## exp/juniper
## main
module main #(
    parameter MAIN_DIV = 8,      
    parameter SCAN_DIV = 4       
)(
    input wire clk,
    input wire rst,    
    input wire btnC,   
    input wire btnL,   
    input wire btnR,   
    input wire [7:0] num1,   
    input wire [7:0] num2,   
    output wire [6:0] seg,            
    output wire [3:0] an,              
    output wire multiplicationFinished    
);
make LEC_CHECK=0 CAP_MARGIN=0 CORE_MARGIN=2 CORE_UTILIZATION=72 CTS_CLUSTER_DIAMETER=42 CTS_CLUSTER_SIZE=31 PLACE_DENSITY=0.38 SLEW_MARGIN=20 finish   # period 7.92 ns
run.sh (not shown) runs the stock make flow with config.mk's settings and CLKGATE_MAP_FILE=.
exp/juniper did not make it past clock tree synthesis (4_1_cts), where a tool error ended it.
### exp/juniper -> exp/harbor
- a deleted CTS_CLUSTER_SIZE that had been 31
- a change of CORE_UTILIZATION from 72 to 40
- a deleted CTS_CLUSTER_DIAMETER that had been 42
- a change of SLEW_MARGIN from 20 to 15
- a change of CAP_MARGIN from 0 to 15
- a deleted PLACE_DENSITY that had been 0.38
- a change of the clock period (ns, I/O delays scaled along) from 7.92 to 20.0
Findings:
On async set-reset flop share out of synthesis, exp/juniper and exp/harbor are neck and neck.
Higher number of core rows goes to exp/harbor over exp/juniper.
exp/harbor went all the way through the flow, and no timing, DRC or antenna check failed.
In the tables for exp/juniper and exp/harbor, die span in x reads higher with exp/harbor.
Re post-synthesis simple-gate area fraction: no difference whatsoever between exp/juniper and exp/harbor.
Edits applied to the flow inputs when going from exp/harbor to exp/garnet:
- CTS_CLUSTER_SIZE: unset -> 100
- CAP_MARGIN: 15 -> 20
- CORE_ASPECT_RATIO: unset -> 1.97
- CTS_CLUSTER_DIAMETER: unset -> 389
- SLEW_MARGIN: 15 -> 30
- ABC_AREA: unset -> 0
- TNS_END_PERCENT: unset -> 15
## What came out
As of exp/garnet, power had fallen slightly compared to exp/harbor. Re relative contribution of combinational cells to total power: exp/harbor was lower than exp/garnet. Clock-buffer cell count: exp/garnet and exp/harbor compared, lower one is exp/garnet. Re synthesized netlist cell count: no difference whatsoever between exp/garnet and exp/harbor. [compare] base=exp/harbor new=exp/garnet: non-clock buffer count fell by 2; via count of the first global-routing pass now sits higher.
Inputs modified between exp/garnet and exp/lagoon:
- CTS_CLUSTER_SIZE no longer set, was 100
- PLACE_DENSITY_LB_ADDON now 0.03, previously not set
- CORE_MARGIN now 3, was 2
- TNS_END_PERCENT no longer set, was 15
- MAX_ROUTING_LAYER now met4, previously not set
- CORE_ASPECT_RATIO now 0.76, was 1.97
- CTS_CLUSTER_DIAMETER now 240, was 389
- ABC_AREA now 1, was 0
- SLEW_MARGIN now 15, was 30
Findings:
In summary, exp/garnet completed successfully, with a layout that passed the timing, DRC and antenna checks.
exp/lagoon finished every step from synthesis to the final layout, and the layout passed the timing, DRC and antenna checks.
Relative to exp/garnet, number of cells on the worst hold path has decreased by 1 in exp/lagoon.
Area reported by Yosys stat in exp/lagoon is 16% below exp/garnet.
seg[6] as the last element of the critical path was reported by exp/garnet, and seg[0] by exp/lagoon.
Global-route usage | exp/lagoon below exp/garnet


## onyx
main again, from the RTL that the note above started with.
make LEC_CHECK=0 CAP_MARGIN=20 CORE_MARGIN=2 CORE_UTILIZATION=72 CTS_CLUSTER_DIAMETER=44 CTS_CLUSTER_SIZE=31 PLACE_DENSITY=0.78 SETUP_SLACK_MARGIN=1.0 SLEW_MARGIN=20 finish   # period 7.92 ns
In the summary table, onyx is marked failed, with error DPL-0038 raised in clock tree synthesis (4_1_cts).
Setup changes, onyx to fjord
Settings: a deleted SETUP_SLACK_MARGIN that had been 1.0; a change of PLACE_DENSITY from 0.78 to 0.6; a change of CORE_UTILIZATION from 72 to 40; a deleted CTS_CLUSTER_DIAMETER that had been 44; a deleted CTS_CLUSTER_SIZE that had been 31; an added ABC_AREA of 1; a change of the clock period (ns, I/O delays scaled along) from 7.92 to 13.9.
--- outcome ---
fjord completed; timing, DRC and antenna clean. | synthesized cell count | higher: fjord |. Looking only at minimum setup slack after placement, and setting everything else aside, the lower value of onyx and fjord goes to onyx. | area fraction in and, or, nand and nor cells | fjord vs onyx | 20 points higher |. fjord ends up with a area fraction in mux cells that is 2.9 points lower than in onyx. Taking onyx as the reference point, the area share of and-or/or-and cells after synthesis of fjord falls by 22 points. On die span in x, the higher figure sits with fjord, not onyx. Against onyx, floorplan die area in fjord rose by more than a quarter. Synthesized area was higher in the run labelled onyx.
What sierra does differently from fjord at the input level:
Settings: an added SETUP_SLACK_MARGIN of 2.0; an added CTS_CLUSTER_SIZE of 73; a change of CORE_UTILIZATION from 40 to 60; a change of the clock period (ns, I/O delays scaled along) from 13.9 to 7.72.
--- outcome ---
- sierra: complete, dirty (setup timing)
- Compared with fjord, in sierra power share of the clock group moved down; setup slack moved down.
- The lower final period utilization came out of fjord.
- The total number of vias reported for sierra is greater than that of fjord by about 22%.
- Changes observed in sierra relative to fjord: finished layout cell area grew by 3700 µm²; total routed wire length on the met1 layer went up; hold slack ~0 delta; number of rows in the core area moved down.
- Summary of sierra over fjord: combinational gate power now larger; clock-buffer cell count now sits higher; number of distinct library cell variants in the gate-level netlist after synthesis comparable.
Here is what was changed in the inputs of raven compared with sierra.
Settings: a change of CORE_UTILIZATION from 60 to 58; a deleted PLACE_DENSITY that had been 0.6; a change of CTS_CLUSTER_SIZE from 73 to 72; a change of SETUP_SLACK_MARGIN from 2.0 to 1.79; a change of the clock period (ns, I/O delays scaled along) from 7.72 to 8.97.
Of sierra and raven, not a single run came through the flow clean.
Status raven: flow complete, layout not clean - setup timing
sierra -> stages 100% | layout checks FAIL | setup timing
raven vs sierra on fraction of power consumed by the clock network: raven is the lower one.
Delta(met1 layer usage reported by global route, raven - sierra) < 0
From sierra to raven, post-synthesis chip area from yosys did not move at all.
Standard-cell row count went up slightly going from sierra to raven.
Per the comparison of raven with sierra, total power shows a reduction of 17%; number of logic stages on the critical path including buffering shows a reduction of 9; utilization shows a reduction of 3.3 points; reported net switching power shows a reduction of about 12%; worst path required time shows an increase of 1000 ps.
Going from sierra to raven, area of all placed cells without fillers -0.50%; logic gate share of total power +0.5 points.
Modified inputs, zinc compared to raven
Settings: changing SETUP_SLACK_MARGIN from 1.79 to -0.48; changing CORE_UTILIZATION from 58 to 67.
==> comparison <==
- Tool error GRT-0232 stopped zinc during global routing (5_1_grt); no final results.
- Nothing crashed in raven and all stages finished; the problem is that the final layout failed, the offending checks being setup timing.
- Higher final RePlAce weighted congestion was reported by zinc, not raven.
- Taking raven as the reference point, the effective utilization at floorplan of zinc rises by 9.4 points.
- Summary: with raven as the reference, number of setup buffers added after CTS in zinc moved up by a few percent.
- Worst setup slack after placement (zinc over raven): decrease, 570 ps
- From raven to zinc the numbers moved as follows: die extent in x fell 6.8%, number of core rows fell about 7%, overall chip area fell 13%.
### zinc -> willow
Settings: SETUP_SLACK_MARGIN: -0.48 -> unset; PLACE_DENSITY: unset -> 0.6; CORE_UTILIZATION: 67 -> 40; CTS_CLUSTER_SIZE: 72 -> unset; the clock period (ns, I/O delays scaled along): 8.97 -> 20.0.
[summary]
- willow finished every stage and its layout cleared the timing, DRC and antenna checks.
- Comparing zinc and willow, the higher floorplan-stage core utilization is on zinc.
- willow against zinc; die area is up by more than half.
- Number of buffers on the longest clock path: willow vs zinc identical
- Synthesized net count came out exactly the same in zinc and willow.
- Compared to zinc, willow has number of buffers inserted to repair setup after CTS 68 lower.
- Min minimum setup slack after placement across zinc and willow: zinc
- The placement-stage cell area number comes out lower for willow vs zinc.
- Changes observed in willow relative to zinc: synthesized cell count stayed essentially flat, estimated wirelength of the detail-placed design fell by 6.4%.
Power and IR drop assume default switching activity.
